Setup of v34:
==> flow/design.v <==
/*verilator lint_off EOFNEWLINE*/
/*verilator lint_off WIDTHEXPAND*/
module cordic #(
    parameter WIDTH = 16,                
    parameter ITERATIONS = 12,           
    parameter MODE = 0                   
)(
    input wire clk,
    input wire rst_n,
    input wire start,                    
    input wire [WIDTH-1:0] x_in,         
    input wire [WIDTH-1:0] y_in,         
    input wire [WIDTH-1:0] z_in,         
    output reg done,                     
    output reg [WIDTH-1:0] x_out,        
    output reg [WIDTH-1:0] y_out,        
    output reg [WIDTH-1:0] z_out         
);
    localparam IDLE = 2'd0;
    localparam SETUP = 2'd1;
    localparam ITERATE = 2'd2;
    localparam DONE = 2'd3;
    reg [1:0] state, next_state;
    reg signed [WIDTH-1:0] x, y;
    reg [WIDTH-1:0] z;
    reg signed [WIDTH-1:0] x_next, y_next;
    reg [WIDTH-1:0] z_next;
    reg [$clog2(ITERATIONS)-1:0] iteration;
    function [WIDTH-1:0] atan_table;
        input [3:0] idx;
        begin
            case (idx)
                4'd0:  atan_table = 16'd8192;    
                4'd1:  atan_table = 16'd4836;    
                4'd2:  atan_table = 16'd2555;    
                4'd3:  atan_table = 16'd1297;    
                4'd4:  atan_table = 16'd651;     
                4'd5:  atan_table = 16'd326;     
                4'd6:  atan_table = 16'd163;     
                4'd7:  atan_table = 16'd81;      
                4'd8:  atan_table = 16'd41;      
                4'd9:  atan_table = 16'd20;      
                4'd10: atan_table = 16'd10;      
                4'd11: atan_table = 16'd5;       
                default: atan_table = 16'd0;
            endcase
        end
    endfunction
    always @(posedge clk or negedge rst_n) begin
        if (!rst_n) begin
            state <= IDLE;
            x <= 0;
            y <= 0;
            z <= 0;
            iteration <= 0;
            done <= 1'b0;
            x_out <= 0;
            y_out <= 0;
            z_out <= 0;
        end else begin
            state <= next_state;
            case (state)
                IDLE: begin
                    done <= 1'b0;
                end
                SETUP: begin
                    x <= x_in;
                    y <= y_in;
                    z <= z_in;
                    iteration <= 0;
                end
                ITERATE: begin
                    x <= x_next;
                    y <= y_next;
                    z <= z_next;
                    iteration <= iteration + 1;
                end
                DONE: begin
                    done <= 1'b1;
                    x_out <= x;
                    y_out <= y;
                    z_out <= z;
                end
            endcase
        end
    end
    always @(*) begin
        next_state = state;
        case (state)
            IDLE: begin
                if (start) begin
                    next_state = SETUP;
                end
            end
            SETUP: begin
                next_state = ITERATE;
            end
            ITERATE: begin
                if (iteration == ITERATIONS - 1) begin
                    next_state = DONE;
                end
            end
            DONE: begin
                next_state = IDLE;
            end
        endcase
    end
    wire [WIDTH-1:0] shift_x = x >>> iteration;
    wire [WIDTH-1:0] shift_y = y >>> iteration;
    always @(*) begin
        x_next = x;
        y_next = y;
        z_next = z;
        if (state == ITERATE) begin
            if (MODE == 0) begin
                if (z[WIDTH-1] == 1'b0) begin   
                    x_next = x - shift_y;
                    y_next = y + shift_x;
                    z_next = z - atan_table(iteration);
                end else begin   
                    x_next = x + shift_y;
                    y_next = y - shift_x;
                    z_next = z + atan_table(iteration);
                end
            end else begin
                if (y[WIDTH-1] == 1'b0) begin   
                    x_next = x + shift_y;
                    y_next = y - shift_x;
                    z_next = z + atan_table(iteration);
                end else begin   
                    x_next = x - shift_y;
                    y_next = y + shift_x;
                    z_next = z - atan_table(iteration);
                end
            end
        end
    end
endmodule
/*verilator lint_on EOFNEWLINE*/
/*verilator lint_on WIDTHEXPAND*/ 
clock: 7.27 ns
lec_check: 0
cap_margin: 20
core_margin: 2
core_utilization: 72
hold_slack_margin: -0.1
max_routing_layer: met4
place_density: 0.67
setup_slack_margin: -0.55
slew_margin: 20
run.sh (not shown) runs the stock make flow with config.mk's settings and CLKGATE_MAP_FILE=.
### v34 -> v58
Settings: changing CORE_UTILIZATION from 72 to 40; removing MAX_ROUTING_LAYER (formerly met4); removing HOLD_SLACK_MARGIN (formerly -0.1); removing PLACE_DENSITY (formerly 0.67); removing SETUP_SLACK_MARGIN (formerly -0.55); changing the clock period (ns, I/O delays scaled along) from 7.27 to 5.71.
--- outcome ---
Non-clock buffer count: higher on v58. Any difference in clock-pin transition on the worst setup and hold timing paths between v58 and v34 is small enough to ignore. When the final numbers for v34 and v58 were put side by side, the hold slack turned out to be greater in v58. From v34 to v58 the numbers moved as follows: number of standard cells in the final layout excluding fillers picked up an extra about 12%; setup slack went down 1.08 ns.
The following lists how v8 was set up differently from v58:
Settings: TNS_END_PERCENT now 5, previously not set; CTS_CLUSTER_DIAMETER now 30, previously not set; SETUP_SLACK_MARGIN now 0.61, previously not set; CORE_UTILIZATION now 69, was 40; the clock period (ns, I/O delays scaled along) now 4.68, was 5.71.
### Flow results
The flow did not stop early for v8: all stages ran, and the layout cleared the timing, DRC and antenna checks.
Compared with v58, v8 shows a critical path depth that is 3 higher.
Final core area utilization, v58 and v8: lower on v58
v58 has lower wire length than v8.
In the flow results for v58 and v8, the final critical-path required period is larger on v58.
In the final reports, the cell area of v8 is larger than that of v58.
What v8 reported for first-pass GRT wire length has to be multiplied by 0.926 to get the figure for v58.
For maximum frequency, dividing the value from v58 by the value from v8 gives 0.863.
The following lists how v56 was set up differently from v8:
Settings: TNS_END_PERCENT: 5 -> unset; CORE_UTILIZATION: 69 -> 72; PLACE_DENSITY: unset -> 0.7.
Results
The flow ended early for v56: it failed with a tool error in global routing (5_1_grt).
v8 ran to completion and came out clean on the timing, DRC and antenna checks.
Of v8 and v56, the lower width of the chip belongs to v56.
Re number of buffers inserted to repair setup after CTS: v56 is 22 up on v8.
Re post-synthesis sequential element count: no difference whatsoever between v8 and v56.
v56 ends up with higher global placer's final weighted congestion than v8 does.
As far as share of synthesized registers carrying an async set or reset goes, v56 and v8 are indistinguishable; the numbers are identical.


Starts from the design.v that is shown in full above.
clock: 5.42 ns
lec_check: 0
cap_margin: 20
core_margin: 2
core_utilization: 70
cts_cluster_diameter: 42
setup_slack_margin: 1.39
slew_margin: 20
The first run passed the timing, DRC and antenna checks.
Edit:
--- a/flow/config.mk
+++ b/flow/config.mk
@@ -8,6 +8,8 @@
 export CAP_MARGIN = 20
 export CORE_MARGIN = 2
-export CORE_UTILIZATION = 70
+export CORE_UTILIZATION = 72
 export CTS_CLUSTER_DIAMETER = 42
+export CTS_CLUSTER_SIZE = 38
+export PLACE_DENSITY = 0.71
 export SETUP_SLACK_MARGIN = 1.39
 export SLEW_MARGIN = 20
Critical path depth came out higher by 6. Register-to-register slack gets worse by 340 ps. Global-route usage came out higher by 2.9 points. Final cell count stays flat.
Edit:
--- a/flow/config.mk
+++ b/flow/config.mk
@@ -9,7 +9,7 @@
 export CORE_MARGIN = 2
 export CORE_UTILIZATION = 72
-export CTS_CLUSTER_DIAMETER = 42
-export CTS_CLUSTER_SIZE = 38
-export PLACE_DENSITY = 0.71
-export SETUP_SLACK_MARGIN = 1.39
+export CTS_CLUSTER_DIAMETER = 39
+export MAX_ROUTING_LAYER = met4
+export PLACE_DENSITY = 0.67
+export SETUP_SLACK_MARGIN = 2.15
 export SLEW_MARGIN = 20
==> flow/constraint.sdc (replaced) <==
create_clock -name core_clock -period 7.27 [get_ports {clk}]
set_input_delay 1.4540 -clock core_clock [delete_from_list [all_inputs] [get_ports {clk}]]
set_output_delay 1.4540 -clock core_clock [all_outputs]
set_load 0.01 [all_outputs]
- core utilization fell by 11 points
- area after synthesis stays the same
- flip-flop count stays the same
- design area fell by 11%
- global-route usage fell by 6.2 points
- via count fell by 24%
- non-clock buffer count fell by 61
Edit:
==> flow/config.mk (replaced) <==
export PLATFORM = sky130hd
export DESIGN_NAME = cordic
export DESIGN_NICKNAME = cordic
export VERILOG_FILES = /design/flow/design.v
export SDC_FILE = /design/flow/constraint.sdc
export NUM_CORES = 4
export LEC_CHECK = 0
export CAP_MARGIN = 40
export CORE_MARGIN = 2
export CORE_UTILIZATION = 72
export HOLD_SLACK_MARGIN = 0.29
export PLACE_DENSITY = 0.67
export SETUP_SLACK_MARGIN = -0.55
export SLEW_MARGIN = 40
Count of clock-buffer cells in the layout does not change.
Edit:
==> flow/config.mk (replaced) <==
export PLATFORM = sky130hd
export DESIGN_NAME = cordic
export DESIGN_NICKNAME = cordic
export VERILOG_FILES = /design/flow/design.v
export SDC_FILE = /design/flow/constraint.sdc
export NUM_CORES = 4
export LEC_CHECK = 0
export ABC_AREA = 1
export CAP_MARGIN = 40
export CORE_MARGIN = 2
export CORE_UTILIZATION = 72
export CTS_CLUSTER_DIAMETER = 372
export CTS_CLUSTER_SIZE = 10
export SETUP_SLACK_MARGIN = 1.09
export SLEW_MARGIN = 20
==> flow/constraint.sdc (replaced) <==
create_clock -name core_clock -period 5.22 [get_ports {clk}]
set_input_delay 1.0440 -clock core_clock [delete_from_list [all_inputs] [get_ports {clk}]]
set_output_delay 1.0440 -clock core_clock [all_outputs]
set_load 0.01 [all_outputs]
After rerunning: The changed run passed the timing, DRC and antenna checks; final area came out lower by 2.7%; sequential cell count does not change; wire length came out higher by 14%; die size came out lower by 4.7%; global-route usage came out higher by 6.6 points; final cell count came out higher by 29%; sequential share of layout area came out higher by 0.65 points; maximum frequency came out higher by 41%; hold slack degrades by 16 ps; area after synthesis came out lower by 4.9%.


Starts from the design.v that is shown in full above.
export LEC_CHECK = 0
export CAP_MARGIN = 40
export CELL_PAD_IN_SITES_GLOBAL_PLACEMENT = 0
export CORE_MARGIN = 2
export CORE_UTILIZATION = 33
export CTS_CLUSTER_DIAMETER = 380
export CTS_CLUSTER_SIZE = 99
export SETUP_SLACK_MARGIN = 1.68
export SLEW_MARGIN = 20
export TNS_END_PERCENT = 20
create_clock -name core_clock -period 10.0 [get_ports {clk}]
The baseline completed with no timing, DRC or antenna violations.
Change:
CAP_MARGIN = 20   (was 40)
CELL_PAD_IN_SITES_GLOBAL_PLACEMENT = unset   (was 0)
CORE_UTILIZATION = 30   (was 33)
CTS_CLUSTER_DIAMETER = unset   (was 380)
CTS_CLUSTER_SIZE = unset   (was 99)
SETUP_SLACK_MARGIN = unset   (was 1.68)
TNS_END_PERCENT = unset   (was 20)
clock period = 5.71 ns   (was 10.0 ns; I/O delays follow)
Cell count is higher by about 1.4%.
Worst setup slack degrades by 4.1 ns.
Count of clock-buffer cells in the layout increases by 1.
Final area is higher by about 0.3%.
Change:
ABC_AREA = 0   (was unset)
CORE_UTILIZATION = 65   (was 30)
PLACE_DENSITY_LB_ADDON = 0.06   (was unset)
clock period = 8.0 ns   (was 5.71 ns; I/O delays follow)
Area after synthesis is unchanged. Cell area is lower by 3.3%. Global-route usage increases by 16 points. Wire length falls by 9.6%. Non-clock buffer count shrinks by 6. Utilization rises by 40 points. Synthesized cell count is unchanged. Final cell count went down by 15%. Count of clock-buffer cells in the layout is unchanged. Worst setup slack improved by 1.7 ns.
Change:
ABC_AREA = unset   (was 0)
CORE_UTILIZATION = 40   (was 65)
PLACE_DENSITY_LB_ADDON = unset   (was 0.06)
clock period = 10.0 ns   (was 8.0 ns; I/O delays follow)
Outcome:
- The new run completed with no timing, DRC or antenna violations
- routed wire length grows by a few percent
- die size rises by well over a third
